--- design.v ---
module median
#(
    parameter MEM_DATA_WIDTH = 32,
    parameter LUT_ADDR_WIDTH = 10,  
    parameter MEM_ADDR_WIDTH = 10,  
    parameter PIXEL_DATA_WIDTH = 8,
    parameter IMG_WIDTH  = 320,
    parameter IMG_HEIGHT = 320
)(
    input clk,  
    input rst_n,  
    input [31:0] word0,
    input [31:0] word1,
    input [31:0] word2,
    output [PIXEL_DATA_WIDTH-1:0] pixel1,
    output [PIXEL_DATA_WIDTH-1:0] pixel2,
    output [PIXEL_DATA_WIDTH-1:0] pixel3,
    output [PIXEL_DATA_WIDTH-1:0] pixel4,
    output [LUT_ADDR_WIDTH-1:0] raddr_a,
    output [LUT_ADDR_WIDTH-1:0] raddr_b,
    output [LUT_ADDR_WIDTH-1:0] raddr_c,
    output [MEM_ADDR_WIDTH-1:0] waddr
);
    wire [PIXEL_DATA_WIDTH-1:0] x2_y1;
    wire [PIXEL_DATA_WIDTH-1:0] x2_y0;
    wire [PIXEL_DATA_WIDTH-1:0] x2_ym1;
    wire [PIXEL_DATA_WIDTH-1:0] x1_y1;
    wire [PIXEL_DATA_WIDTH-1:0] x1_y0;
    wire [PIXEL_DATA_WIDTH-1:0] x1_ym1;
    wire [PIXEL_DATA_WIDTH-1:0] x0_y1;
    wire [PIXEL_DATA_WIDTH-1:0] x0_y0;
    wire [PIXEL_DATA_WIDTH-1:0] x0_ym1;
    wire [PIXEL_DATA_WIDTH-1:0] xm1_y1;
    wire [PIXEL_DATA_WIDTH-1:0] xm1_y0;
    wire [PIXEL_DATA_WIDTH-1:0] xm1_ym1;
    assign x2_y1   = word0[PIXEL_DATA_WIDTH-1:0];
    assign x2_y0   = word1[PIXEL_DATA_WIDTH-1:0];
    assign x2_ym1  = word2[PIXEL_DATA_WIDTH-1:0];
    assign x1_y1   = word0[(PIXEL_DATA_WIDTH*2)-1:PIXEL_DATA_WIDTH];
    assign x1_y0   = word1[(PIXEL_DATA_WIDTH*2)-1:PIXEL_DATA_WIDTH];
    assign x1_ym1  = word2[(PIXEL_DATA_WIDTH*2)-1:PIXEL_DATA_WIDTH];
    assign x0_y1   = word0[(PIXEL_DATA_WIDTH*3)-1:(PIXEL_DATA_WIDTH*2)];
    assign x0_y0   = word1[(PIXEL_DATA_WIDTH*3)-1:(PIXEL_DATA_WIDTH*2)];
    assign x0_ym1  = word2[(PIXEL_DATA_WIDTH*3)-1:(PIXEL_DATA_WIDTH*2)];
    assign xm1_y1  = word0[(PIXEL_DATA_WIDTH*4)-1:(PIXEL_DATA_WIDTH*3)];
    assign xm1_y0  = word1[(PIXEL_DATA_WIDTH*4)-1:(PIXEL_DATA_WIDTH*3)];
    assign xm1_ym1 = word2[(PIXEL_DATA_WIDTH*4)-1:(PIXEL_DATA_WIDTH*3)];
    wire [PIXEL_DATA_WIDTH-1:0] c3l;
    wire [PIXEL_DATA_WIDTH-1:0] c3h;
    wire [PIXEL_DATA_WIDTH-1:0] c3m;
    wire [PIXEL_DATA_WIDTH-1:0] c3l_reg;
    wire [PIXEL_DATA_WIDTH-1:0] c3h_reg;
    wire [PIXEL_DATA_WIDTH-1:0] c3m_reg;
    wire [PIXEL_DATA_WIDTH-1:0] c2l;
    wire [PIXEL_DATA_WIDTH-1:0] c2h;
    wire [PIXEL_DATA_WIDTH-1:0] c2m;
    wire [PIXEL_DATA_WIDTH-1:0] c2l_reg;
    wire [PIXEL_DATA_WIDTH-1:0] c2h_reg;
    wire [PIXEL_DATA_WIDTH-1:0] c2m_reg;
    wire [PIXEL_DATA_WIDTH-1:0] c1l;
    wire [PIXEL_DATA_WIDTH-1:0] c1h;
    wire [PIXEL_DATA_WIDTH-1:0] c1m;
    wire [PIXEL_DATA_WIDTH-1:0] c0h;
    wire [PIXEL_DATA_WIDTH-1:0] c0m;
    wire [PIXEL_DATA_WIDTH-1:0] c0l;
    wire [PIXEL_DATA_WIDTH-1:0] p1_sig;
    wire [PIXEL_DATA_WIDTH-1:0] p2_sig;
    wire [PIXEL_DATA_WIDTH-1:0] p3_sig;
    state_machine
    #(
        .LUT_ADDR_WIDTH(LUT_ADDR_WIDTH),
        .IMG_WIDTH(IMG_WIDTH),
        .IMG_HEIGHT(IMG_HEIGHT)
    ) window_contol (
        .clk(clk),  
        .rst_n(rst_n),  
        .raddr_a(raddr_a),
        .raddr_b(raddr_b),
        .raddr_c(raddr_c),
        .waddr(waddr)
    );
    common_network
    #(
        .DATA_WIDTH(PIXEL_DATA_WIDTH)
    ) common_network_u0 (
        .x2_y1(x2_y1),
        .x2_y0(x2_y0),
        .x2_ym1(x2_ym1),
        .x1_y1(x1_y1),
        .x1_y0(x1_y0),
        .x1_ym1(x1_ym1),
        .x0_y1(x0_y1),
        .x0_y0(x0_y0),
        .x0_ym1(x0_ym1),
        .xm1_y1(xm1_y1),
        .xm1_y0(xm1_y0),
        .xm1_ym1(xm1_ym1),
        .c3l(c3l),
        .c3h(c3h),
        .c3m(c3m),
        .c2l(c2l),
        .c2h(c2h),
        .c2m(c2m),
        .c1l(c1l),
        .c1h(c1h),
        .c1m(c1m),
        .c0h(c0h),
        .c0m(c0m),
        .c0l(c0l)
    );
    dff_3_pipe
    #(
        .DATA_WIDTH(PIXEL_DATA_WIDTH)
    ) dff_c3_pipe (
        .clk(clk),
        .rst_n(rst_n),
        .d0(c3h),
        .d1(c3m),
        .d2(c3l),
        .q0(c3h_reg),
        .q1(c3m_reg),
        .q2(c3l_reg)
    );
    dff_3_pipe
    #(
        .DATA_WIDTH(PIXEL_DATA_WIDTH)
    ) dff_c2_pipe (
        .clk(clk),
        .rst_n(rst_n),
        .d0(c2h),
        .d1(c2m),
        .d2(c2l),
        .q0(c2h_reg),
        .q1(c2m_reg),
        .q2(c2l_reg)
    );
    dff_3_pipe
    #(
        .DATA_WIDTH(PIXEL_DATA_WIDTH)
    ) dff_out_pipe (
        .clk(clk),
        .rst_n(rst_n),
        .d0(p1_sig),
        .d1(p2_sig),
        .d2(p3_sig),
        .q0(pixel1),
        .q1(pixel2),
        .q2(pixel3)
    );
    pixel_network
    #(
        .DATA_WIDTH(PIXEL_DATA_WIDTH)
    ) pixel_network_u0 (
        .c3h(c1h),
        .c3m(c1m),
        .c3l(c1l),
        .c2h(c0h),
        .c2m(c0m),
        .c2l(c0l),
        .c1h(c3h_reg),
        .c1m(c3m_reg),
        .c1l(c3l_reg),
        .median(p1_sig)
    );
    pixel_network
    #(
        .DATA_WIDTH(PIXEL_DATA_WIDTH)
    ) pixel_network_u1 (
        .c3h(c2h),
        .c3m(c2m),
        .c3l(c2l),
        .c2h(c1h),
        .c2m(c1m),
        .c2l(c1l),
        .c1h(c0h),
        .c1m(c0m),
        .c1l(c0l),
        .median(p2_sig)
    );
    pixel_network
    #(
        .DATA_WIDTH(PIXEL_DATA_WIDTH)
    ) pixel_network_u2 (
        .c3h(c3h),
        .c3m(c3m),
        .c3l(c3l),
        .c2h(c2h),
        .c2m(c2m),
        .c2l(c2l),
        .c1h(c1h),
        .c1m(c1m),
        .c1l(c1l),
        .median(p3_sig)
    );
    pixel_network
    #(
        .DATA_WIDTH(PIXEL_DATA_WIDTH)
    ) pixel_network_u3 (
        .c3h(c0h),
        .c3m(c0m),
        .c3l(c0l),
        .c2h(c3h_reg),
        .c2m(c3m_reg),
        .c2l(c3l_reg),
        .c1h(c2h_reg),
        .c1m(c2m_reg),
        .c1l(c2l_reg),
        .median(pixel4)
    );
endmodule
module node
#(
    parameter DATA_WIDTH = 8,
    parameter LOW_MUX = 1,  
    parameter HI_MUX = 1  
)(
    input [DATA_WIDTH-1:0] data_a,
    input [DATA_WIDTH-1:0] data_b,
    output reg [DATA_WIDTH-1:0] data_hi,
    output reg [DATA_WIDTH-1:0] data_lo
);
    reg sel0;
    always @(*)
    begin : comparator
        if( data_b > data_a) begin
            sel0 = 1'b0;  
        end else begin
            sel0 = 1'b1;  
        end
    end
    always @(*)
    begin : mux_lo_hi
        case (sel0)
            1'b0 :
            begin
                if(LOW_MUX == 1)
                    data_lo = data_a;
                if(HI_MUX == 1)
                    data_hi = data_b;
            end
            1'b1 :
            begin
                if(LOW_MUX == 1)
                    data_lo = data_b;
                if(HI_MUX == 1)
                    data_hi = data_a;
            end
            default :
            begin
                data_lo = {DATA_WIDTH{1'b0}};
                data_hi = {DATA_WIDTH{1'b0}};
            end
        endcase
    end
endmodule
module pixel_network
#(
    parameter DATA_WIDTH = 8
)(
    input [DATA_WIDTH-1:0] c3h,
    input [DATA_WIDTH-1:0] c3m,
    input [DATA_WIDTH-1:0] c3l,
    input [DATA_WIDTH-1:0] c2h,
    input [DATA_WIDTH-1:0] c2m,
    input [DATA_WIDTH-1:0] c2l,
    input [DATA_WIDTH-1:0] c1h,
    input [DATA_WIDTH-1:0] c1m,
    input [DATA_WIDTH-1:0] c1l,
    output [DATA_WIDTH-1:0] median
);
    wire [DATA_WIDTH-1:0] node_u0_lo;
    wire [DATA_WIDTH-1:0] node_u1_hi;
    wire [DATA_WIDTH-1:0] node_u1_lo;
    wire [DATA_WIDTH-1:0] node_u2_hi;
    wire [DATA_WIDTH-1:0] node_u3_lo;
    wire [DATA_WIDTH-1:0] node_u4_hi;
    wire [DATA_WIDTH-1:0] node_u5_hi;
    wire [DATA_WIDTH-1:0] node_u6_lo;
    wire [DATA_WIDTH-1:0] node_u7_hi;
    wire [DATA_WIDTH-1:0] node_u7_lo;
    wire [DATA_WIDTH-1:0] node_u8_hi;
    node
    #(
        .DATA_WIDTH(DATA_WIDTH),
        .LOW_MUX(1),  
        .HI_MUX(0)  
    ) node_u0 (
        .data_a(c3h),
        .data_b(c2h),
        .data_lo(node_u0_lo)
    );
    node
    #(
        .DATA_WIDTH(DATA_WIDTH),
        .LOW_MUX(1),  
        .HI_MUX(1)  
    ) node_u1 (
        .data_a(c3m),
        .data_b(c2m),
        .data_hi(node_u1_hi),
        .data_lo(node_u1_lo)
    );
    node
    #(
        .DATA_WIDTH(DATA_WIDTH),
        .LOW_MUX(0),  
        .HI_MUX(1)  
    ) node_u2 (
        .data_a(c2l),
        .data_b(c1l),
        .data_hi(node_u2_hi)
    );
    node
    #(
        .DATA_WIDTH(DATA_WIDTH),
        .LOW_MUX(1),  
        .HI_MUX(0)  
    ) node_u3 (
        .data_a(node_u0_lo),
        .data_b(c1h),
        .data_lo(node_u3_lo)
    );
    node
    #(
        .DATA_WIDTH(DATA_WIDTH),
        .LOW_MUX(0),  
        .HI_MUX(1)  
    ) node_u4 (
        .data_a(node_u1_lo),
        .data_b(c1m),
        .data_hi(node_u4_hi)
    );
    node
    #(
        .DATA_WIDTH(DATA_WIDTH),
        .LOW_MUX(0),  
        .HI_MUX(1)  
    ) node_u5 (
        .data_a(c3l),
        .data_b(node_u2_hi),
        .data_hi(node_u5_hi)
    );
    node
    #(
        .DATA_WIDTH(DATA_WIDTH),
        .LOW_MUX(1),  
        .HI_MUX(0)  
    ) node_u6 (
        .data_a(node_u1_hi),
        .data_b(node_u4_hi),
        .data_lo(node_u6_lo)
    );
    node
    #(
        .DATA_WIDTH(DATA_WIDTH),
        .LOW_MUX(1),  
        .HI_MUX(1)  
    ) node_u7 (
        .data_a(node_u3_lo),
        .data_b(node_u6_lo),
        .data_hi(node_u7_hi),
        .data_lo(node_u7_lo)
    );
    node
    #(
        .DATA_WIDTH(DATA_WIDTH),
        .LOW_MUX(0),  
        .HI_MUX(1)  
    ) node_u8 (
        .data_a(node_u7_lo),
        .data_b(node_u5_hi),
        .data_hi(node_u8_hi)
    );
    node
    #(
        .DATA_WIDTH(DATA_WIDTH),
        .LOW_MUX(1),  
        .HI_MUX(0)  
    ) node_u9 (
        .data_a(node_u7_hi),
        .data_b(node_u8_hi),
        .data_lo(median)
    );
endmodule
module state_machine
#(
    parameter LUT_ADDR_WIDTH = 10,
    parameter IMG_WIDTH = 234,
    parameter IMG_HEIGHT = 234
)(
    input clk,  
    input rst_n,  
    output reg [LUT_ADDR_WIDTH-1:0] raddr_a,
    output reg [LUT_ADDR_WIDTH-1:0] raddr_b,
    output reg [LUT_ADDR_WIDTH-1:0] raddr_c,
    output reg [LUT_ADDR_WIDTH-1:0] waddr,
    output reg [1:0] window_line_counter,
    output reg [9:0] window_column_counter,
    output reg [9:0] memory_shift
);
    reg valid;
    always @(posedge clk or negedge rst_n)
    begin : out_memory_counter
        if(~rst_n) begin
            waddr <= {LUT_ADDR_WIDTH{1'b0}};
        end else if(valid) begin
            waddr <= waddr + 1'b1;
        end
    end
    always @(posedge clk or negedge rst_n)
    begin : addr_counter
        if(~rst_n) begin
            window_column_counter <= 10'd0;
            window_line_counter <= 2'b00;
            valid <= 1'b0;
            raddr_a <= {LUT_ADDR_WIDTH{1'b0}};
            raddr_b <= {LUT_ADDR_WIDTH{1'b0}};
            raddr_c <= {LUT_ADDR_WIDTH{1'b0}};
        end else begin
            if(window_column_counter != ((IMG_WIDTH/4)-1)) begin
                window_column_counter <= window_column_counter + 1'b1;
                valid <= 1'b1;
                raddr_a <= raddr_a + 1'b1;
                raddr_b <= raddr_b + 1'b1;
                raddr_c <= raddr_c + 1'b1;
            end else begin
                window_column_counter <= 10'd0;
                case (window_line_counter)
                    2'b00 :
                    begin
                        raddr_a <= raddr_a + 1'b1;
                        raddr_b <= raddr_b - window_column_counter;
                        raddr_c <= raddr_c - window_column_counter;
                        window_line_counter = window_line_counter + 1'b1;
                    end
                    2'b01 :
                    begin
                        raddr_b <= raddr_b + 1'b1;
                        raddr_a <= raddr_a - window_column_counter;
                        raddr_c <= raddr_c - window_column_counter;
                        window_line_counter = window_line_counter + 1'b1;
                    end
                    2'b10 :
                    begin
                        raddr_b <= raddr_b - window_column_counter;
                        raddr_a <= raddr_a - window_column_counter;
                        raddr_c <= raddr_c + 1'b1;
                        window_line_counter = 2'b00;
                    end
                    default :
                    begin
                        raddr_a <= {LUT_ADDR_WIDTH{1'b0}};
                        raddr_b <= {LUT_ADDR_WIDTH{1'b0}};
                        raddr_c <= {LUT_ADDR_WIDTH{1'b0}};
                    end
                endcase
            end
        end
    end
endmodule
module dff_3_pipe
#(
    parameter DATA_WIDTH = 8
)(
    input clk,
    input rst_n,
    input [DATA_WIDTH-1:0] d0,
    input [DATA_WIDTH-1:0] d1,
    input [DATA_WIDTH-1:0] d2,
    output reg [DATA_WIDTH-1:0] q0,
    output reg [DATA_WIDTH-1:0] q1,
    output reg [DATA_WIDTH-1:0] q2
);
always @(posedge clk or negedge rst_n)
begin : register_bank_3u
    if(~rst_n) begin
        q0 <= {DATA_WIDTH{1'b0}};
        q1 <= {DATA_WIDTH{1'b0}};
        q2 <= {DATA_WIDTH{1'b0}};
    end else begin
        q0 <= d0;
        q1 <= d1;
        q2 <= d2;
    end
end
endmodule
module common_network
#(
    parameter DATA_WIDTH = 8
)(
    input [DATA_WIDTH-1:0] x2_y1,
    input [DATA_WIDTH-1:0] x2_y0,
    input [DATA_WIDTH-1:0] x2_ym1,
    input [DATA_WIDTH-1:0] x1_y1,
    input [DATA_WIDTH-1:0] x1_y0,
    input [DATA_WIDTH-1:0] x1_ym1,
    input [DATA_WIDTH-1:0] x0_y1,
    input [DATA_WIDTH-1:0] x0_y0,
    input [DATA_WIDTH-1:0] x0_ym1,
    input [DATA_WIDTH-1:0] xm1_y1,
    input [DATA_WIDTH-1:0] xm1_y0,
    input [DATA_WIDTH-1:0] xm1_ym1,
    output [DATA_WIDTH-1:0] c3l,
    output [DATA_WIDTH-1:0] c3h,
    output [DATA_WIDTH-1:0] c3m,
    output [DATA_WIDTH-1:0] c2l,
    output [DATA_WIDTH-1:0] c2h,
    output [DATA_WIDTH-1:0] c2m,
    output [DATA_WIDTH-1:0] c1l,
    output [DATA_WIDTH-1:0] c1h,
    output [DATA_WIDTH-1:0] c1m,
    output [DATA_WIDTH-1:0] c0h,
    output [DATA_WIDTH-1:0] c0m,
    output [DATA_WIDTH-1:0] c0l
);
    wire [DATA_WIDTH-1:0] node_u0_hi;
    wire [DATA_WIDTH-1:0] node_u0_lo;
    wire [DATA_WIDTH-1:0] node_u1_hi;
    wire [DATA_WIDTH-1:0] node_u1_lo;
    wire [DATA_WIDTH-1:0] node_u2_hi;
    wire [DATA_WIDTH-1:0] node_u2_lo;
    wire [DATA_WIDTH-1:0] node_u3_hi;
    wire [DATA_WIDTH-1:0] node_u3_lo;
    wire [DATA_WIDTH-1:0] node_u4_hi;
    wire [DATA_WIDTH-1:0] node_u4_lo;
    wire [DATA_WIDTH-1:0] node_u5_hi;
    wire [DATA_WIDTH-1:0] node_u5_lo;
    wire [DATA_WIDTH-1:0] node_u6_hi;
    wire [DATA_WIDTH-1:0] node_u6_lo;
    wire [DATA_WIDTH-1:0] node_u7_hi;
    wire [DATA_WIDTH-1:0] node_u7_lo;
    wire [DATA_WIDTH-1:0] node_u8_hi;
    wire [DATA_WIDTH-1:0] node_u8_lo;
    wire [DATA_WIDTH-1:0] node_u9_hi;
    wire [DATA_WIDTH-1:0] node_u9_lo;
    wire [DATA_WIDTH-1:0] node_u10_hi;
    wire [DATA_WIDTH-1:0] node_u10_lo;
    wire [DATA_WIDTH-1:0] node_u11_hi;
    wire [DATA_WIDTH-1:0] node_u11_lo;
    wire [DATA_WIDTH-1:0] node_u12_hi;
    wire [DATA_WIDTH-1:0] node_u12_lo;
    assign c3l = node_u4_lo;
    assign c3h = node_u8_hi;
    assign c3m = node_u8_lo;
    assign c2l = node_u5_lo;
    assign c2h = node_u9_hi;
    assign c2m = node_u9_lo;
    assign c1l = node_u6_lo;
    assign c1h = node_u10_hi;
    assign c1m = node_u10_lo;
    assign c0h = node_u11_hi;
    assign c0m = node_u11_lo;
    assign c0l = node_u7_lo;
    node
    #(
        .DATA_WIDTH(DATA_WIDTH),
        .LOW_MUX(1),  
        .HI_MUX(1)  
    ) node_u0 (
        .data_a(x2_y1),
        .data_b(x2_y0),
        .data_hi(node_u0_hi),
        .data_lo(node_u0_lo)
    );
    node
    #(
        .DATA_WIDTH(DATA_WIDTH),
        .LOW_MUX(1),  
        .HI_MUX(1)  
    ) node_u1 (
        .data_a(x1_y1),
        .data_b(x1_y0),
        .data_hi(node_u1_hi),
        .data_lo(node_u1_lo)
    );
    node
    #(
        .DATA_WIDTH(DATA_WIDTH),
        .LOW_MUX(1),  
        .HI_MUX(1)  
    ) node_u2 (
        .data_a(x0_y1),
        .data_b(x0_y0),
        .data_hi(node_u2_hi),
        .data_lo(node_u2_lo)
    );
    node
    #(
        .DATA_WIDTH(DATA_WIDTH),
        .LOW_MUX(1),  
        .HI_MUX(1)  
    ) node_u3 (
        .data_a(xm1_y1),
        .data_b(xm1_y0),
        .data_hi(node_u3_hi),
        .data_lo(node_u3_lo)
    );
    node
    #(
        .DATA_WIDTH(DATA_WIDTH),
        .LOW_MUX(1),  
        .HI_MUX(1)  
    ) node_u4 (
        .data_a(node_u0_lo),
        .data_b(x2_ym1),
        .data_hi(node_u4_hi),
        .data_lo(node_u4_lo)
    );
    node
    #(
        .DATA_WIDTH(DATA_WIDTH),
        .LOW_MUX(1),  
        .HI_MUX(1)  
    ) node_u5 (
        .data_a(node_u1_lo),
        .data_b(x1_ym1),
        .data_hi(node_u5_hi),
        .data_lo(node_u5_lo)
    );
    node
    #(
        .DATA_WIDTH(DATA_WIDTH),
        .LOW_MUX(1),  
        .HI_MUX(1)  
    ) node_u6 (
        .data_a(node_u2_lo),
        .data_b(x0_ym1),
        .data_hi(node_u6_hi),
        .data_lo(node_u6_lo)
    );
    node
    #(
        .DATA_WIDTH(DATA_WIDTH),
        .LOW_MUX(1),  
        .HI_MUX(1)  
    ) node_u7 (
        .data_a(node_u3_lo),
        .data_b(xm1_ym1),
        .data_hi(node_u7_hi),
        .data_lo(node_u7_lo)
    );
    node
    #(
        .DATA_WIDTH(DATA_WIDTH),
        .LOW_MUX(1),  
        .HI_MUX(1)  
    ) node_u8 (
        .data_a(node_u0_hi),
        .data_b(node_u4_hi),
        .data_hi(node_u8_hi),
        .data_lo(node_u8_lo)
    );
    node
    #(
        .DATA_WIDTH(DATA_WIDTH),
        .LOW_MUX(1),  
        .HI_MUX(1)  
    ) node_u9 (
        .data_a(node_u1_hi),
        .data_b(node_u5_hi),
        .data_hi(node_u9_hi),
        .data_lo(node_u9_lo)
    );
    node
    #(
        .DATA_WIDTH(DATA_WIDTH),
        .LOW_MUX(1),  
        .HI_MUX(1)  
    ) node_u10 (
        .data_a(node_u2_hi),
        .data_b(node_u6_hi),
        .data_hi(node_u10_hi),
        .data_lo(node_u10_lo)
    );
    node
    #(
        .DATA_WIDTH(DATA_WIDTH),
        .LOW_MUX(1),  
        .HI_MUX(1)  
    ) node_u11 (
        .data_a(node_u3_hi),
        .data_b(node_u7_hi),
        .data_hi(node_u11_hi),
        .data_lo(node_u11_lo)
    );
endmodule
--- run.sh ---
#!/bin/bash
# the make line also repeats each setting of config.mk as NAME=value (left out here)
make -C /OpenROAD-flow-scripts/flow DESIGN_CONFIG=/design/flow/config.mk WORK_HOME=/design/flow/orfs CLKGATE_MAP_FILE= finish
--- config.mk ---
export PLATFORM = sky130hd
export DESIGN_NAME = median
export DESIGN_NICKNAME = median
export VERILOG_FILES = /design/flow/design.v
export SDC_FILE = /design/flow/constraint.sdc
export NUM_CORES = 4
export LEC_CHECK = 0
export ABC_AREA = 1
export CAP_MARGIN = 20
export CORE_MARGIN = 2
export CORE_UTILIZATION = 70
export CTS_CLUSTER_DIAMETER = 209
export CTS_CLUSTER_SIZE = 36
export HOLD_SLACK_MARGIN = 0.28
export SETUP_SLACK_MARGIN = -0.65
export SLEW_MARGIN = 20
--- constraint.sdc ---
create_clock -name core_clock -period 16.3 [get_ports {clk}]
set_input_delay 3.2600 -clock core_clock [delete_from_list [all_inputs] [get_ports {clk}]]
set_output_delay 3.2600 -clock core_clock [all_outputs]
set_load 0.01 [all_outputs]
==> ci_impl_report.md, run 1 <==
### Metrics collected by this job

| Metric | Value |
|---|---|
| CTS buffer count | 17 |
| Yosys reg bits | approximately 130 |
| Top cell area share | around a quarter |
| Ys async rst share | ~100% |
| Die width | roughly 180 um |
| Mux frac, synth | 0% |
| Ranking of synthesized cells by area | ha_1, nand2_1, dfrtp_1, o21ai_0, inv_1 |
| Synthesis area per yosys | approximately 22000 um2 |
| Post-Synthesis Cell Area | about 22000 um2 |
| Post-DP HPWL | around 62000 um |
| Clock sink count | roughly 130 |
| Yosys cell count | 3554 |
| Dominant flop cell | dfrtp_1 |
| Root buffer cell | clkbuf_16 |
| Core area | around 31000 um2 |
| Total gr overflow | slightly above 700 |
| Post-synthesis adder-cell area fraction | 24.35% |
| Final RePlAce weighted congestion | ~1.1 |
| DP Area | 26500 um2 |
| First Err | [ERROR GRT-0232] Routing congestion too high. Check the congestion heatmap in the GUI. |
| Synth Seq Share | 14.03% |
| Die Span Y | approximately 180 um |
| Port Buffer Count | 169 |
| Synth cell count leaders | nand2_1, inv_1, ha_1 |
| FP Rows | 65 |
| Failed at | global routing (5_1_grt) |
| Ports | around 170 |
| Xor/xnor share | under 10% |
| Count leader, synth | nand2_1 |
| CTS Buffer Depth | 2 |
| Gr usage total | between 80% and 90% |
| Top logic family | simple AND/OR/NAND/NOR gates |
| Hold buffers post-CTS | 0 |
| Number of synthesized flops with an enable pin | 0 |
| And+or+nand+nor area frac | between 30 and 40% |
| Largest area contributor in the netlist | ha_1 |
| Syn_area_per_cell | approximately 6.3 um2 |
| Die area | between 30000 and 40000 um2 |
| Synthesized Nets | roughly 4100 |
| Gate Count Post-Synth | about 3600 |
| Aoi share | between 10% and 20% |
| H-tree depth | 4 |
| FP Core Util | 70.82% |
| Distinct cells, synth | 59 |
| Synth warnings | 5 |
| Status | did not finish |
| Placed insts | approximately 4300 |
metrics by stage:
stage               setup TNS [ns]  utilization, %  hold slack, ns  setup slack (ns)
floorplan                   -4.862               -          0.4635           -0.6376
CTS                         -16.47           88.16          0.4902            -1.576
global placement            -17.87           84.19          0.4644            -2.224
detailed placement          -34.66           84.19          0.4807            -3.023
timing repair:
action	4_1_cts
gates resized	89
cloned	6
setup buffers	46
pin swaps	57
endpoints found under the setup margin	8
metal layers:
metal	overflow	GRT usage [%]
met5	4	61.93
met4	201	93.23
met2	388	102.8
met3	61	78.51
met1	56	86.93
==> inputs of run 2 (changes only) <==
- CORE_UTILIZATION: 70 -> 65
- CTS_CLUSTER_DIAMETER: 209 -> default
- CTS_CLUSTER_SIZE: 36 -> 38
- HOLD_SLACK_MARGIN: 0.28 -> default
- SETUP_SLACK_MARGIN: -0.65 -> -1.43
- clock period: 16.3 -> 17.0 ns (I/O delays scaled with it)
==> run 2 against run 1 <==
Synthesized cell count is the same. Die area grew 7.5%. The layout now fails its checks (setup timing). Synthesized area is the same.
==> ci_impl_report.md, run 2 <==
### Flow metrics

| Metric | Value |
|---|---|
| Nets | about 4500 |
| TritonCTS clock tree | yes |
| Xor/xnor share | 1.690% (unchanged) |
| CTS buffer count | 17 (unchanged) |
| Clock slew at reported path FFs | about 0.070 ns |
| Failed Checks | setup timing |
| FP Rows | 67 (+3.1%) |
| RR Endpoint | dff_out_pipe.q0[3] |
| Antenna fix cells | 0 |
| Post-synthesis adder-cell area fraction | 24.35% (unchanged) |
| Vias in the first global route | roughly 26000 |
| Synthesis area per yosys | 22290 um2 (unchanged) |
| Hold path start | window_contol.window_column_counter[5] |
| Yosys reg bits | 125 (unchanged) |
| Crit path launch | word0[28] |
| Die area | 35790 um2 (+7.5%) |
| Ys async rst share | 100.0% (unchanged) |
| Distinct cells, synth | 59 (unchanged) |
| CTS Buffer Depth | 2 (unchanged) |
| Crit Path Category | input pin to output pin |
| Largest net degree at the start of global routing | ~67 |
| End point of the critical path | pixel4[7] |
| Slack of the worst reg-to-reg path | around 9.6 ns |
| Final Hold Viols | 0 |
| Period minus WS final | 19.06 ns |
| Crit path max-delay cell type | clkdlybuf4s50_1 |
| Yosys cell count | 3554 (unchanged) |
| CP Depth | between 90 and 100 |
| Min-Delay Path Class | flop to flop |
| Ports | 170 (unchanged) |
| Port Buffer Count | 169 (unchanged) |
| # Max-Cap Violations | 0 |
| Synth cell count leaders | nand2_1, inv_1, ha_1 |
| Syn_area_per_cell | 6.271 um2 (unchanged) |
| Avg WL per Cell | 17.98 um |
| Met1 WL | between 20000 and 30000 um |
| Post-Synthesis Cell Area | 22290 um2 (unchanged) |
| # setup viols final | 16 |
| Nature of the critical path startpoint | input pin |
| Mux frac, synth | 0% (unchanged) |
| Worst-Margin Slew | 1.003 ns |
| # DRC | 0 |
| Status | finished with violations |
| Slowest stage delay, CP | 0.49 ns |
| Worst hold endpoint | window_contol.window_column_counter[5] |
| Clock sink count | 125 (unchanged) |
| Tool warning count | 34 |
| Reg2reg path depth | about 40 |
| Gr usage total | 42.56% |
| Root buffer cell | clkbuf_16 |
| Antenna violation net count after detailed routing | 0 |
| Layout area overhead | 24.42% |
| Count leader, synth | nand2_1 |
| Worst hold stages | 1 |
| Aoi share | 19.48% (unchanged) |
| Pre-CTS WS | -2.335 ns (+0.6879 ns) |
| H-tree depth | 4 (unchanged) |
| Clock latency (worst-skew pair) | ~0.45 ns |
| Final RePlAce weighted congestion | 1.005 (-5.0%) |
| Initial DRC Count | roughly 2700 |
| Setup ws final | -2.060 ns |
| Synth warnings | 5 (unchanged) |
| Number of synthesized flops with an enable pin | 0 (unchanged) |
| Post-DP HPWL | 61770 um (+0.30%) |
| Critical path's top delay family | simple AND/OR/NAND/NOR gates |
| Most numerous cell on the critical path | nand2_1 |
| Core area | 33620 um2 (+6.8%) |
| WP data required | roughly 14 ns |
| Fmax | roughly 0.052 GHz |
| Dominant flop cell | dfrtp_1 |
| First-pass GRT wire length | about 120000 um |
| Ranking of synthesized cells by area | ha_1, nand2_1, dfrtp_1, o21ai_0, inv_1 |
| Antenna violations before repair | 0 |
| Routed via count | 26910 |
| Final period util | 112.1% |
| Hold buffers post-CTS | 0 (unchanged) |
| Total gr overflow | 0 |
| Max_slew headroom | 32.42% |
| Die Span Y | 189.2 um (+3.7%) |
| Critical path endpoint category | output pin |
| Finished Core Util | 82.50% |
| Top logic family | simple AND/OR/NAND/NOR gates |
| Worst r2r src | dff_c3_pipe.q1[5] |
| Die width | 189.2 um (+3.7%) |
| Wire length on met3 | between 8000 and 9000 um |
| FP Core Util | 66.30% (-4.5 points) |
| Synthesized Nets | 4084 (unchanged) |
| Max-slew violation count | 0 |
| Final Skew | 0.009868 ns |
| CP bufs+invs | 20 |
| Gate Count Post-Synth | 3554 (unchanged) |
| Met2 wire length | between 30000 and 40000 um |
| WP data arrival | about 16 ns |
| Top cell area share | 24.08% (unchanged) |
| Synth Seq Share | 14.03% (unchanged) |
| RSZ-0062 raised after global routing | yes |
| CP Max Fanout | 8 |
| Routed vias/inst | approximately 6 |
| Largest area contributor in the netlist | ha_1 |
| First-pass detailed-route iteration total | 6 |
| Post-Route WL | roughly 80000 um |
| And+or+nand+nor area frac | 30.02% (unchanged) |
| Top layer in use | met4 |
## run 2: routing by layer
metal / track usage [%] / vias to the layer above
li1: - / 12620
met1: 48.37 / 12230
met2: 70.85 / 1570
met3: 9.323 / 485
met4: 30.29 / 0
met5: 0 / -
## run 2: timing repair
item | in CTS | in global routing
buffers inserted | 17 | 22
endpoints found under the setup margin | 8 | 17
gates cloned | 4 | 2
pin swaps | 25 | 48
gates resized | 52 | 129
## run 2: final cells by class
type                    count  area [um2]
repair buffers            472        3958
clock buffers              20       466.7
multi-input cells        2822       17470
well taps                 448       560.5
inverters                 536        2017
clock inverters            12       133.9
flip-flops and latches    125        3128
fillers                  2306        5883
## run 2: metrics by stage
stage	hold slack (ns)	instance area [um2]	std cells	setup TNS (ns)
floorplan	0.4635	22310	3554	-10.27
global placement	0.4649	26270	4362	-13.77
detailed placement	0.4778	26270	4362	-23.53
CTS	0.4903	27190	4413	-16.29
global route	0.5075	27730	4435	-47.08
finish	0.4925	27730	4435	-19.18
==> inputs of run 3 (changes only) <==
- CTS_CLUSTER_DIAMETER: default -> 251
- CTS_CLUSTER_SIZE: 38 -> default
- clock period: 17.0 -> 20.6 ns (I/O delays scaled with it)
==> run 3 against run 2 <==
Still fails the layout checks on setup timing. Cell area shrank 8.7%. Critical endpoint is now pixel4[1]. Clock skew is 0.0015 ns lower. First-iteration DRC count is 11% lower. Worst setup slack improved by 1.8 ns. Register-to-register slack gained 2.6 ns. Core utilization down 7.1 points. Sequential share of layout area up 1.1 points. Routed wire length down 10%. Worst hold slack worse by 0.0011 ns.
==> ci_impl_report.md, run 3 <==
### Flow metrics

| Metric | Value |
|---|---|
| Dominant flop cell | dfrtp_1 |
| Count leader, synth | nand2_1 |
| Clock slew at reported path FFs | 0.06 ns (about the same) |
| Ranking of synthesized cells by area | ha_1, nand2_1, dfrtp_1, o21ai_0, inv_1 |
| Hold path start | window_contol.waddr[8] |
| CP bufs+invs | 12 (-40%) |
| Critical path endpoint category | output pin |
| Crit path launch | word0[31] |
| H-tree depth | 4 (unchanged) |
| Yosys reg bits | 125 (unchanged) |
| Critical path's top delay family | AND-OR/OR-AND gates |
| WP data required | 16.48 ns (+2.88 ns) |
| Most numerous cell on the critical path | nand2_1 |
| Clock latency (worst-skew pair) | 0.45 ns (about the same) |
| Slowest stage delay, CP | 0.52 ns (+0.03 ns) |
| Routed via count | 24970 (-7.2%) |
| Clock sink count | 125 (unchanged) |
| Avg WL per Cell | 17.15 um (-4.6%) |
| Reg2reg path depth | 35 (-13%) |
| Post-Synthesis Cell Area | 22290 um2 (unchanged) |
| Post-Layout Cell Count | 4181 (-5.7%) |
| # Max-Cap Violations | 0 (unchanged) |
| Synthesis area per yosys | 22290 um2 (unchanged) |
| Synth Seq Share | 14.03% (unchanged) |
| Final Skew | 0.008372 ns (-0.001496 ns) |
| Final RePlAce weighted congestion | 1.015 (+0.96%) |
| Crit path max-delay cell type | o31ai_2 |
| CTS Buffer Depth | 2 (unchanged) |
| Final period util | 101.2% (-11 points) |
| Total gr overflow | 0 (unchanged) |
| CP Depth | 74 (-20%) |
| Largest area contributor in the netlist | ha_1 |
| Post-DP HPWL | 58620 um (-5.1%) |
| Root buffer cell | clkbuf_16 |
| Core area | 33620 um2 (unchanged) |
| Die width | 189.2 um (unchanged) |
| Hold buffers post-CTS | 0 (unchanged) |
| Yosys cell count | 3554 (unchanged) |
| Vias in the first global route | 23630 (-7.9%) |
| Distinct cells, synth | 59 (unchanged) |
| Layout area overhead | 13.66% |
| First-pass GRT wire length | 114500 um (-6.5%) |
| Pre-CTS WS | -0.4842 ns (+1.851 ns) |
| Aoi share | 19.48% (unchanged) |
| Failed Checks | setup timing |
| Max-slew violation count | 0 (unchanged) |
| Gate Count Post-Synth | 3554 (unchanged) |
| Die area | 35790 um2 (unchanged) |
| Post-synthesis adder-cell area fraction | 24.35% (unchanged) |
| Worst hold stages | 1 (unchanged) |
| Ports | 170 (unchanged) |
| Worst-Margin Slew | 1.102 ns (+0.09866 ns) |
| Post-route cell area | 25330 um2 (-8.7%) |
| RR Endpoint | dff_out_pipe.q0[5] |
| Xor/xnor share | 1.690% (unchanged) |
| Top cell area share | 24.08% (unchanged) |
| Number of synthesized flops with an enable pin | 0 (unchanged) |
| Worst r2r src | dff_c3_pipe.q1[5] |
| Antenna violation net count after detailed routing | 0 (unchanged) |
| Top logic family | simple AND/OR/NAND/NOR gates |
| Final Hold Viols | 0 (unchanged) |
| TritonCTS clock tree | yes |
| Synth warnings | 5 (unchanged) |
| End point of the critical path | pixel4[1] |
| CTS buffer count | 17 (unchanged) |
| Mux frac, synth | 0% (unchanged) |
| Crit Path Category | input pin to output pin |
| Synthesized Nets | 4084 (unchanged) |
| Syn_area_per_cell | 6.271 um2 (unchanged) |
| Max_slew headroom | 25.77% (-6.6 points) |
| Worst hold endpoint | window_contol.waddr[8] |
| Port Buffer Count | 169 (unchanged) |
| Placed insts | 4142 (-5.0%) |
| Gr usage total | 39.77% (-2.8 points) |
| Setup ws final | -0.2527 ns (+1.807 ns) |
| Antenna fix cells | 0 (unchanged) |
| WP data arrival | 16.73 ns (+1.07 ns) |
| Min-Delay Path Class | flop to flop |
| Die Span Y | 189.2 um (unchanged) |
| Finished Core Util | 75.36% (-7.1 points) |
| Nature of the critical path startpoint | input pin |
| Antenna violations before repair | 1 (+1) |
| FP Rows | 67 (unchanged) |
| Tool warning count | 32 (-5.9%) |
| Ys async rst share | 100.0% (unchanged) |
| Fmax | roughly 0.048 GHz |
| Largest net degree at the start of global routing | 70 (+4.5%) |
| Status | finished with violations |
| Slack of the worst reg-to-reg path | 12.20 ns (+2.64 ns) |
| First-pass detailed-route iteration total | 7 (+1) |
| Synth cell count leaders | nand2_1, inv_1, ha_1 |
| CP Max Fanout | 16 (+8) |
| Routed vias/inst | 5.972 (-1.6%) |
| Initial DRC Count | 2421 (-11%) |
| And+or+nand+nor area frac | 30.02% (unchanged) |
| # DRC | 0 (unchanged) |
| Period minus WS final | between 20 and 25 ns |
| # setup viols final | 8 (-8) |
| Post-Route WL | 71720 um (-10%) |
| Nets | 4250 (-5.6%) |
| FP Core Util | 66.30% (unchanged) |
| DP Area | 24600 um2 (-6.3%) |
==> run 3: metal layers <==
layer  global-route usage [%]  wire length [um]  share of wire [%]
met1                    46.67             28000                 39
met5                        0                 0                  0
met3                    7.285              6265                8.7
met2                    65.38             31690                 44
met4                    28.55              5765                8.0
==> run 3: final cells by class <==
| type | instances | area [um2] |
|---|---|---|
| multi-input cells | 2818 | 16880 |
| fillers | 2671 | 8283 |
| flip-flops and latches | 125 | 3128 |
| repair buffers | 222 | 2088 |
| inverters | 536 | 2018 |
| well taps | 448 | 560.5 |
| clock buffers | 19 | 442.9 |
| clock inverters | 13 | 212.7 |
==> run 3: timing repair <==
| action | CTS | global route |
|---|---|---|
| gates resized | 0 | 17 |
| setup endpoints to repair | 0 | 8 |
| setup buffers | 0 | 4 |
==> run 3: stage by stage <==
step	hold slack (ns)	setup TNS [ns]
6_report	0.4914	-1.435
5_1_grt	0.5214	-10.62
4_1_cts	0.4944	-4.241
3_5_place_dp	0.4830	-3.240
3_3_place_gp	0.4639	0
2_1_floorplan	0.4635	0
==> inputs of run 4 (changes only) <==
- CAP_MARGIN: 20 -> 40
- CORE_UTILIZATION: 65 -> 70
- CTS_CLUSTER_DIAMETER: 251 -> 209
- CTS_CLUSTER_SIZE: default -> 36
- HOLD_SLACK_MARGIN: default -> 0.28
- SETUP_SLACK_MARGIN: -1.43 -> -0.89
- clock period: 20.6 -> 16.9 ns (I/O delays scaled with it)
==> run 4 against run 3 <==
Die area is 7.0% lower. Synthesized cell count is the same. Synthesized area unchanged. The run now fails in global routing (5_1_grt).
==> ci_impl_report.md, run 4 <==
### Metrics collected by this job

| Metric | Value |
|---|---|
| Status | did not finish |
| Failed at | global routing (5_1_grt) |
| First Err | [ERROR GRT-0232] Routing congestion too high. Check the congestion heatmap in the GUI. |
| Pre-CTS WS | -2.626 ns (-2.142 ns) |
| Port Buffer Count | 169 (unchanged) |
| Die Span Y | 182.4 um (-3.6%) |
| Gr usage total | between 70% and 80% |
| Hold buffers post-CTS | 0 (unchanged) |
| Synth cell count leaders | nand2_1, inv_1, ha_1 |
| Total gr overflow | between 150 and 200 |
| Xor/xnor share | 1.690% (unchanged) |
| Mux frac, synth | 0% (unchanged) |
| Distinct cells, synth | 59 (unchanged) |
| Post-DP HPWL | 60500 um (+3.2%) |
| Ports | 170 (unchanged) |
| Die width | 182.4 um (-3.6%) |
| Core area | 31470 um2 (-6.4%) |
| H-tree depth | 4 (unchanged) |
| CTS Buffer Depth | 2 (unchanged) |
| FP Rows | 65 (-3.0%) |
| Post-Synthesis Cell Area | 22290 um2 (unchanged) |
| Root buffer cell | clkbuf_16 |
| Gate Count Post-Synth | 3554 (unchanged) |
| Largest area contributor in the netlist | ha_1 |
| Top logic family | simple AND/OR/NAND/NOR gates |
| Synth warnings | 5 (unchanged) |
| Dominant flop cell | dfrtp_1 |
| Yosys cell count | 3554 (unchanged) |
| Post-synthesis adder-cell area fraction | 24.35% (unchanged) |
| CTS buffer count | 17 (unchanged) |
| Synthesis area per yosys | 22290 um2 (unchanged) |
| Number of synthesized flops with an enable pin | 0 (unchanged) |
| FP Core Util | 70.82% (+4.5 points) |
| Clock sink count | 125 (unchanged) |
| Die area | 33280 um2 (-7.0%) |
| Yosys reg bits | 125 (unchanged) |
| Ys async rst share | 100.0% (unchanged) |
| Synth Seq Share | 14.03% (unchanged) |
| Syn_area_per_cell | 6.271 um2 (unchanged) |
| And+or+nand+nor area frac | 30.02% (unchanged) |
| Top cell area share | 24.08% (unchanged) |
| Count leader, synth | nand2_1 |
| Aoi share | 19.48% (unchanged) |
| Ranking of synthesized cells by area | ha_1, nand2_1, dfrtp_1, o21ai_0, inv_1 |
| Synthesized Nets | 4084 (unchanged) |
| Placed insts | 4309 (+4.0%) |
| Final RePlAce weighted congestion | 1.024 (+0.96%) |
==> run 4: repair_timing <==
item,in CTS
resized,204
hold endpoints to repair,0
cloned,8
setup endpoints to repair,8
pin swaps,60
buffers inserted,74
==> run 4: stage by stage <==
stage	instance area, um2	setup TNS (ns)
after floorplan	22350	-6.035
after global placement	26170	-14.41
after detailed placement	26210	-24.61
after CTS	27810	-7.212
==> run 4: per-layer routing <==
metal	global-route usage [%]	GRT overflow
met2	93.97	94
met5	41.93	1
met1	77.11	23
met4	72.90	51
met3	63.06	11
==> inputs of run 5 (changes only) <==
- CAP_MARGIN: 40 -> 20
- CTS_CLUSTER_DIAMETER: 209 -> 229
- CTS_CLUSTER_SIZE: 36 -> 37
- HOLD_SLACK_MARGIN: 0.28 -> default
- SETUP_SLACK_MARGIN: -0.89 -> default
- clock period: 16.9 -> 22.7 ns (I/O delays scaled with it)
==> run 5 against run 4 <==
The run now finishes clean. Synthesized area stayed put. Synthesized cell count stayed put. Die area stayed put.
==> ci_impl_report.md, run 5 <==
### Flow metrics

| Metric | Value |
|---|---|
| Initial DRC Count | around 2700 |
| Fmax | roughly 0.045 GHz |
| Routed via count | approximately 26000 |
| Post-route cell area | about 25000 um2 |
| Total gr overflow | 0 |
| Slowest stage delay, CP | roughly 0.53 ns |
| Die width | 182.4 um (unchanged) |
| Ports | 170 (unchanged) |
| Crit path max-delay cell type | clkdlybuf4s50_1 |
| Final period util | between 90% and 100% |
| Total Neg Setup Slack | 0 ns |
| First-pass detailed-route iteration total | 12 |
| Ranking of synthesized cells by area | ha_1, nand2_1, dfrtp_1, o21ai_0, inv_1 |
| Number of synthesized flops with an enable pin | 0 (unchanged) |
| FP Core Util | 70.82% (unchanged) |
| Core area | 31470 um2 (unchanged) |
| Nets | ~4300 |
| # setup viols final | 0 |
| Final Hold Viols | 0 |
| Final RePlAce weighted congestion | 1.008 (-1.6%) |
| Worst r2r src | dff_c3_pipe.q1[3] |
| Worst-Margin Slew | around 1.3 ns |
| And+or+nand+nor area frac | 30.02% (unchanged) |
| Aoi share | 19.48% (unchanged) |
| Status | timing/DRC/antenna clean |
| Reg2reg path depth | 41 |
| Gr usage total | about 44% |
| RR Endpoint | dff_out_pipe.q0[3] |
| Vias in the first global route | roughly 25000 |
| Distinct cells, synth | 59 (unchanged) |
| Placed insts | 4086 (-5.2%) |
| Top cell area share | 24.08% (unchanged) |
| Dominant flop cell | dfrtp_1 |
| Synth warnings | 5 (unchanged) |
| Post-Layout Cell Count | 4143 |
| Clock latency (worst-skew pair) | roughly 0.46 ns |
| First-pass GRT wire length | about 120000 um |
| Hold path start | window_contol.waddr[9] |
| # Max-Cap Violations | 0 |
| Layout area overhead | 13.89% |
| Post-Route WL | 75370 um |
| Clock slew at reported path FFs | roughly 0.050 ns |
| Nature of the critical path startpoint | input pin |
| TritonCTS clock tree | yes |
| # DRC | 0 |
| Die area | 33280 um2 (unchanged) |
| H-tree depth | 4 (unchanged) |
| Root buffer cell | clkbuf_16 |
| WP data arrival | about 18 ns |
| Ys async rst share | 100.0% (unchanged) |
| Yosys cell count | 3554 (unchanged) |
| Syn_area_per_cell | 6.271 um2 (unchanged) |
| Antenna violations before repair | 1 |
| Port Buffer Count | 169 (unchanged) |
| Count leader, synth | nand2_1 |
| Hold buffers post-CTS | 0 (unchanged) |
| Largest net degree at the start of global routing | 81 |
| CP bufs+invs | 18 |
| Gate Count Post-Synth | 3554 (unchanged) |
| Critical path's top delay family | simple AND/OR/NAND/NOR gates |
| Worst hold stages | 1 |
| Critical path endpoint category | output pin |
| Post-Synthesis Cell Area | 22290 um2 (unchanged) |
| Crit path launch | word0[25] |
| DP Area | 24460 um2 (-6.7%) |
| End point of the critical path | pixel4[1] |
| Synth cell count leaders | nand2_1, inv_1, ha_1 |
| Final Skew | 0.01337 ns |
| CTS buffer count | 17 (unchanged) |
| Min-Delay Path Class | flop to flop |
| Synthesis area per yosys | 22290 um2 (unchanged) |
| Tool warning count | 32 |
| Routed vias/inst | roughly 6.2 |
| FP Rows | 65 (unchanged) |
| Post-synthesis adder-cell area fraction | 24.35% (unchanged) |
| Largest area contributor in the netlist | ha_1 |
| Mux frac, synth | 0% (unchanged) |
| Xor/xnor share | 1.690% (unchanged) |
| Avg WL per Cell | 18.19 um |
| Crit Path Category | input pin to output pin |
| Synthesized Nets | 4084 (unchanged) |
| Die Span Y | 182.4 um (unchanged) |
| Yosys reg bits | 125 (unchanged) |
| Max_slew headroom | between 10 and 15% |
| Pre-CTS WS | 0.4760 ns (+3.102 ns) |
| CTS Buffer Depth | 2 (unchanged) |
| Worst hold endpoint | window_contol.waddr[9] |
| Slack of the worst reg-to-reg path | around 14 ns |
| CP Depth | 81 |
| Clock sink count | 125 (unchanged) |
| Synth Seq Share | 14.03% (unchanged) |
| Top logic family | simple AND/OR/NAND/NOR gates |
| WP data required | about 18 ns |
| Most numerous cell on the critical path | nand2_1 |
| Antenna violation net count after detailed routing | 0 |
| Max-slew violation count | 0 |
| CP Max Fanout | 14 |
| Post-DP HPWL | 59670 um (-1.4%) |
| Period minus WS final | 22.05 ns |
| Fill cells | ~2200 |
| Setup ws final | 0.6474 ns |
-- run 5: cell type report --
| type | count | area (um2) | share of cell area, % |
|---|---|---|---|
| Antenna cell | 1 | 2.502 | 0.009858 |
| Clock buffer | 19 | 442.9 | 1.745 |
| Clock inverter | 12 | 185.2 | 0.7295 |
| Inverter | 536 | 2021 | 7.960 |
| Multi-Input combinational cell | 2821 | 16970 | 66.86 |
| Sequential cell | 125 | 3128 | 12.32 |
| Tap cell | 402 | 503.0 | 1.981 |
| Timing Repair Buffer | 227 | 2130 | 8.389 |
-- run 5: repair_timing --
item                       in CTS  in global routing
resized                         0                 33
setup endpoints to repair       0                  8
setup buffers                   0                 18
-- run 5: stage by stage --
step	hold WS [ns]	utilization (%)
after global placement	0.4633	77.73
after floorplan	0.4635	-
after global routing	0.4930	80.64
after CTS	0.4766	79.73
final	0.4714	80.65
after detailed placement	0.4660	77.73
-- run 5: routing by layer --
| metal | wire length, um | global-route usage (%) |
|---|---|---|
| met5 | 0 | 0 |
| met4 | 5979 | 30.68 |
| met3 | 7548 | 8.721 |
| met2 | 33530 | 74.37 |
| met1 | 28310 | 50.90 |
==> inputs of run 6 (changes only) <==
- CTS_CLUSTER_DIAMETER: 229 -> 209
- CTS_CLUSTER_SIZE: 37 -> 36
- HOLD_SLACK_MARGIN: default -> 0.28
- clock period: 22.7 -> 23.9 ns (I/O delays scaled with it)
==> run 6 against run 5 <==
Highest routed layer unchanged. Final cell count is 0.56% lower. Die area stayed put. Flip-flop count stayed put. Worst hold slack better by 0.015 ns. Core utilization is 0.84 points lower. Sequential share of layout area is 0.13 points higher. Synthesized cell count stayed put.
==> ci_impl_report.md, run 6 <==
### Flow metrics

| Metric | Value |
|---|---|
| Min-Delay Path Class | flop to flop |
| Worst hold endpoint | window_contol.waddr[9] |
| Largest area contributor in the netlist | ha_1 |
| Most numerous cell on the critical path | nand2_1 |
| Hold path start | window_contol.waddr[9] |
| Ranking of synthesized cells by area | ha_1, nand2_1, dfrtp_1, o21ai_0, inv_1 |
| Number of synthesized flops with an enable pin | 0 (unchanged) |
| Mux frac, synth | 0% (unchanged) |
| Clock slew at reported path FFs | 0.05 ns (about the same) |
| Critical path endpoint category | output pin |
| Antenna violations before repair | 1 (unchanged) |
| Routed vias/inst | 6.217 (+0.27%) |
| Hold buffers post-CTS | 0 (unchanged) |
| Distinct cells, synth | 59 (unchanged) |
| Post-DP HPWL | 59230 um (-0.75%) |
| Initial DRC Count | 2783 (+3.6%) |
| Die width | 182.4 um (unchanged) |
| Synth warnings | 5 (unchanged) |
| H-tree depth | 4 (unchanged) |
| Yosys reg bits | 125 (unchanged) |
| Vias in the first global route | 24110 (-1.8%) |
| # setup viols final | 0 (unchanged) |
| CTS Buffer Depth | 2 (unchanged) |
| CTS buffer count | 17 (unchanged) |
| WP data required | 19.12 ns (+0.96 ns) |
| Fmax | 0.04377 GHz |
| Yosys cell count | 3554 (unchanged) |
| Synth Seq Share | 14.03% (unchanged) |
| Final Skew | 0.01442 ns (+0.001059 ns) |
| First-pass detailed-route iteration total | 7 (-5) |
| Root buffer cell | clkbuf_16 |
| Worst r2r src | dff_c3_pipe.q1[5] |
| Die Span Y | 182.4 um (unchanged) |
| Top cell area share | 24.08% (unchanged) |
| Max-slew violation count | 0 (unchanged) |
| Reg2reg path depth | 36 (-12%) |
| FP Rows | 65 (unchanged) |
| And+or+nand+nor area frac | 30.02% (unchanged) |
| Slack of the worst reg-to-reg path | 15.53 ns (+1.36 ns) |
| Met2 wire length | 33350 um (-0.55%) |
| Antenna violation net count after detailed routing | 0 (unchanged) |
| Routed via count | 25610 (-0.28%) |
| Largest net degree at the start of global routing | 74 (-8.6%) |
| Post-synthesis adder-cell area fraction | 24.35% (unchanged) |
| Post-Route WL | 74720 um (-0.86%) |
| Worst hold stages | 1 (unchanged) |
| End point of the critical path | pixel4[1] |
| Die area | 33280 um2 (unchanged) |
| Nature of the critical path startpoint | input pin |
| Slowest stage delay, CP | 0.53 ns (about the same) |
| Met1 WL | 28180 um (-0.47%) |
| CP Depth | 81 (unchanged) |
| Synthesized Nets | 4084 (unchanged) |
| Gr usage total | 44.20% (-0.077 points) |
| FP Core Util | 70.82% (unchanged) |
| # DRC | 0 (unchanged) |
| CP bufs+invs | 15 (-3) |
| Max_slew headroom | 20.94% (+6.0 points) |
| Xor/xnor share | 1.690% (unchanged) |
| Ys async rst share | 100.0% (unchanged) |
| Core area | 31470 um2 (unchanged) |
| CP Max Fanout | 15 (+1) |
| Total Neg Setup Slack | 0 ns (unchanged) |
| Dominant flop cell | dfrtp_1 |
| Aoi share | 19.48% (unchanged) |
| Final Hold Viols | 0 (unchanged) |
| Port Buffer Count | 169 (unchanged) |
| Ports | 170 (unchanged) |
| Synth cell count leaders | nand2_1, inv_1, ha_1 |
| Clock sink count | 125 (unchanged) |
| Nets | 4235 (-0.54%) |
| Period minus WS final | around 23 ns |
| Layout area overhead | 12.70% |
| Count leader, synth | nand2_1 |
| Wire length on met3 | 7501 um (-0.62%) |
| # Max-Cap Violations | 0 (unchanged) |
| Avg WL per Cell | 18.14 um (-0.31%) |
| Syn_area_per_cell | 6.271 um2 (unchanged) |
| TritonCTS clock tree | yes |
| Post-Layout Cell Count | 4120 (-0.56%) |
| Total gr overflow | 0 (unchanged) |
| WP data arrival | 18.07 ns (+0.56 ns) |
| First-pass GRT wire length | 117900 um (-0.32%) |
| Top logic family | simple AND/OR/NAND/NOR gates |
| Final RePlAce weighted congestion | 1.026 (+1.8%) |
| Final period util | 95.59% (-1.6 points) |
| Clock latency (worst-skew pair) | 0.46 ns (about the same) |
| Placed insts | 4079 (-0.17%) |
| Critical path's top delay family | simple AND/OR/NAND/NOR gates |
| Status | timing/DRC/antenna clean |
| Worst-Margin Slew | 1.178 ns (-0.08936 ns) |
| Top layer in use | met4 |
| Finished Core Util | 79.81% (-0.84 points) |
| Crit path launch | word0[31] |
| Post-Synthesis Cell Area | 22290 um2 (unchanged) |
| RR Endpoint | dff_out_pipe.q0[7] |
| Crit Path Category | input pin to output pin |
| Synthesis area per yosys | 22290 um2 (unchanged) |
| Gate Count Post-Synth | 3554 (unchanged) |
| Crit path max-delay cell type | clkdlybuf4s50_1 |
| Tool warning count | 32 (unchanged) |
-- run 6: repair_timing --
action	4_1_cts	5_1_grt
setup buffers	0	4
setup endpoints to repair	0	8
endpoints found under the hold margin	0	0
gates resized	0	18
-- run 6: layout make-up --
| cell class | count | area (um2) |
|---|---|---|
| antenna | 1 | 2.502 |
| clock buffer | 21 | 450.4 |
| clock inverter | 10 | 92.59 |
| fill | 2200 | 6355 |
| inverter | 536 | 2021 |
| multi-input combinational | 2820 | 16970 |
| sequential | 125 | 3128 |
| tap | 402 | 503.0 |
| timing repair buffer | 204 | 1952 |
| timing repair inverter | 1 | 5.005 |
-- run 6: per-stage QoR --
| stage | hold WS [ns] | setup slack [ns] | instance area (um2) |
|---|---|---|---|
| after floorplan | 0.4635 | 2.422 | 22290 |
| after global placement | 0.4632 | 0.7546 | 24410 |
| after detailed placement | 0.4705 | 0.2883 | 24410 |
| after CTS | 0.4830 | 0.2300 | 24960 |
| after global routing | 0.5070 | -0.06671 | 25120 |
| final | 0.4863 | 1.054 | 25120 |
-- run 6: routing by layer --
metal | vias up | GRT usage [%]
met4 | 0 | 30.81
met1 | 11550 | 51.59
met3 | 420 | 9.160
li1 | 12080 | -
met5 | - | 0
met2 | 1567 | 72.85
==> inputs of run 7 (changes only) <==
- ABC_AREA: 1 -> 0
- CORE_UTILIZATION: 70 -> 72
- CTS_CLUSTER_DIAMETER: 209 -> 251
- CTS_CLUSTER_SIZE: 36 -> 100
- GPL_ROUTABILITY_DRIVEN: default -> 0
- HOLD_SLACK_MARGIN: 0.28 -> default
- PLACE_DENSITY_LB_ADDON: default -> 0.1
- SETUP_SLACK_MARGIN: default -> -1.39
- clock period: 23.9 -> 30.0 ns (I/O delays scaled with it)
==> run 7 against run 6 <==
Now fails the layout checks on setup timing. Register-to-register slack better by 3.5 ns. Synthesized cell count fell by 13%. Routed wire length up 10%. Worst hold slack got worse by 0.0028 ns. Via count increased by 1.5%. Largest cell class unchanged.
==> ci_impl_report.md, run 7 <==
### Flow metrics

| Metric | Value |
|---|---|
| And+or+nand+nor area frac | 17.79% (-12 points) |
| Worst r2r src | dff_c3_pipe.q1[5] |
| Post-synthesis adder-cell area fraction | 23.42% (-0.94 points) |
| Final Skew | 0.01093 ns (-0.003496 ns) |
| Number of synthesized flops with an enable pin | 0 (unchanged) |
| Nets | 3766 (-11%) |
| Dominant flop cell | dfrtp_1 |
| Failed Checks | setup timing |
| Routed vias/inst | 7.119 (+15%) |
| Root buffer cell | clkbuf_16 |
| Min-Delay Path Class | flop to flop |
| Slack of the worst reg-to-reg path | 19.04 ns (+3.51 ns) |
| Critical path's top delay family | AND-OR/OR-AND gates |
| Core area | 31720 um2 (+0.78%) |
| Slowest stage delay, CP | 0.56 ns (+0.03 ns) |
| Synth cell count leaders | ha_1, inv_1, nand2_1 |
| Setup ws final | -0.6429 ns (-1.697 ns) |
| Top logic family | AND-OR/OR-AND gates |
| Logic area | 18780 um2 (+11%) |
| Worst-Margin Slew | 1.285 ns (+0.1073 ns) |
| Synthesized Nets | 3620 (-11%) |
| # setup viols final | 8 (+8) |
| Gr usage total | 47.86% (+3.7 points) |
| Met1 WL | 29160 um (+3.5%) |
| Top cell area share | 22.99% (-1.1 points) |
| Post-Synthesis Cell Area | 23350 um2 (+4.8%) |
| Final Hold Viols | 0 (unchanged) |
| Hold buffers post-CTS | 0 (unchanged) |
| End point of the critical path | pixel4[1] |
| Max_slew headroom | 13.41% (-7.5 points) |
| Avg WL per Cell | 22.60 um (+25%) |
| Largest net degree at the start of global routing | 66 (-11%) |
| Crit path launch | word0[25] |
| Yosys cell count | 3090 (-13%) |
| Placed insts | 3612 (-11%) |
| # Max-Cap Violations | 0 (unchanged) |
| Die Span Y | 184.1 um (+0.90%) |
| Status | finished with violations |
| Clock latency (worst-skew pair) | 0.46 ns (about the same) |
| FP Core Util | 73.62% (+2.8 points) |
| RR Endpoint | dff_out_pipe.q0[0] |
| Distinct cells, synth | 99 (+68%) |
| Ys async rst share | 100.0% (unchanged) |
| WP data arrival | 24.64 ns (+6.57 ns) |
| Antenna violations before repair | 1 (unchanged) |
| Fmax | around 0.033 GHz |
| H-tree depth | 4 (unchanged) |
| Die area | 33890 um2 (+1.8%) |
| Wire length on met3 | 10690 um (+43%) |
| Synthesis area per yosys | 23350 um2 (+4.8%) |
| # DRC | 0 (unchanged) |
| Total gr overflow | 0 (unchanged) |
| CTS buffer count | 17 (unchanged) |
| TritonCTS clock tree | yes |
| Fill cells | 2045 (-7.0%) |
| Worst hold stages | 1 (unchanged) |
| Final period util | 102.1% (+6.6 points) |
| Clock slew at reported path FFs | 0.07 ns (+0.02 ns) |
| CP Max Fanout | 25 (+10) |
| FP Rows | 65 (unchanged) |
| Yosys reg bits | 125 (unchanged) |
| Clock sink count | 125 (unchanged) |
| Port Buffer Count | 169 (unchanged) |
| CTS Buffer Depth | 2 (unchanged) |
| Aoi share | 26.54% (+7.1 points) |
| CP bufs+invs | 14 (-1) |
| Ranking of synthesized cells by area | ha_1, dfrtp_1, mux2i_1, o21ai_0, a21oi_1 |
| Worst hold endpoint | window_contol.raddr_b[9] |
| Met2 wire length | 35430 um (+6.2%) |
| Routed via count | 26000 (+1.5%) |
| Post-Route WL | 82540 um (+10%) |
| Syn_area_per_cell | 7.557 um2 (+20%) |
| Layout area overhead | 12.14% |
| Gate Count Post-Synth | 3090 (-13%) |
| Nature of the critical path startpoint | input pin |
| Vias in the first global route | 25380 (+5.3%) |
| Synth Seq Share | 13.40% (-0.64 points) |
| Reg2reg path depth | 46 (+28%) |
| Antenna violation net count after detailed routing | 0 (unchanged) |
| Tool warning count | 30 (-6.3%) |
| CP Depth | 96 (+19%) |
| Crit Path Category | input pin to output pin |
| Most numerous cell on the critical path | a21oi_1 |
| Period minus WS final | 30.64 ns |
| Top layer in use | met4 |
| First-pass GRT wire length | 129000 um (+9.4%) |
| Post-DP HPWL | 64030 um (+8.1%) |
| Count leader, synth | ha_1 |
| Largest area contributor in the netlist | ha_1 |
| Hold path start | window_contol.raddr_b[9] |
| Finished Core Util | 82.56% (+2.7 points) |
| WP data required | 24.00 ns (+4.88 ns) |
| Die width | 184.1 um (+0.90%) |
| Sequential cell area | 3128 um2 (unchanged) |
| Post-Layout Cell Count | 3652 (-11%) |
| First-pass detailed-route iteration total | 19 (+12) |
| Xor/xnor share | 2.813% (+1.1 points) |
| Initial DRC Count | 3626 (+30%) |
| Crit path max-delay cell type | clkdlybuf4s50_1 |
| Synth warnings | 5 (unchanged) |
| Critical path endpoint category | output pin |
| Mux frac, synth | 9.409% (+9.4 points) |
| Pre-CTS WS | -0.7644 ns (-1.053 ns) |
| Max-slew violation count | 0 (unchanged) |
| Ports | 170 (unchanged) |
==> run 7: metrics by stage <==
stage | area, um2 | hold slack (ns) | setup TNS [ns]
6_report | 26190 | 0.4835 | -4.017
5_1_grt | 26190 | 0.5033 | -12.29
4_1_cts | 26060 | 0.4888 | -4.473
3_5_place_dp | 25510 | 0.4791 | -3.815
3_3_place_gp | 25510 | 0.4638 | 0
2_1_floorplan | 23350 | 0.4803 | 0
==> run 7: layout make-up <==
type / instances / area share (%)
Antenna cell: 1 / 0.009557
Clock buffer: 19 / 1.653
Clock inverter: 13 / 0.4539
Inverter: 311 / 4.468
Multi-Input combinational cell: 2563 / 71.70
Sequential cell: 125 / 11.95
Tap cell: 402 / 1.921
Timing Repair Buffer: 218 / 7.846
==> run 7: timing repair <==
| item | 4_1_cts | 5_1_grt |
|---|---|---|
| setup buffers | 0 | 5 |
| setup endpoints to repair | 0 | 8 |
| resized | 0 | 13 |
==> run 7: routing by layer <==
layer / global-route usage, % / up-vias
li1: - / 11550
met1: 55.24 / 11910
met2: 75.31 / 1960
met3: 13.42 / 577
met4: 36.64 / 0
met5: 0 / -
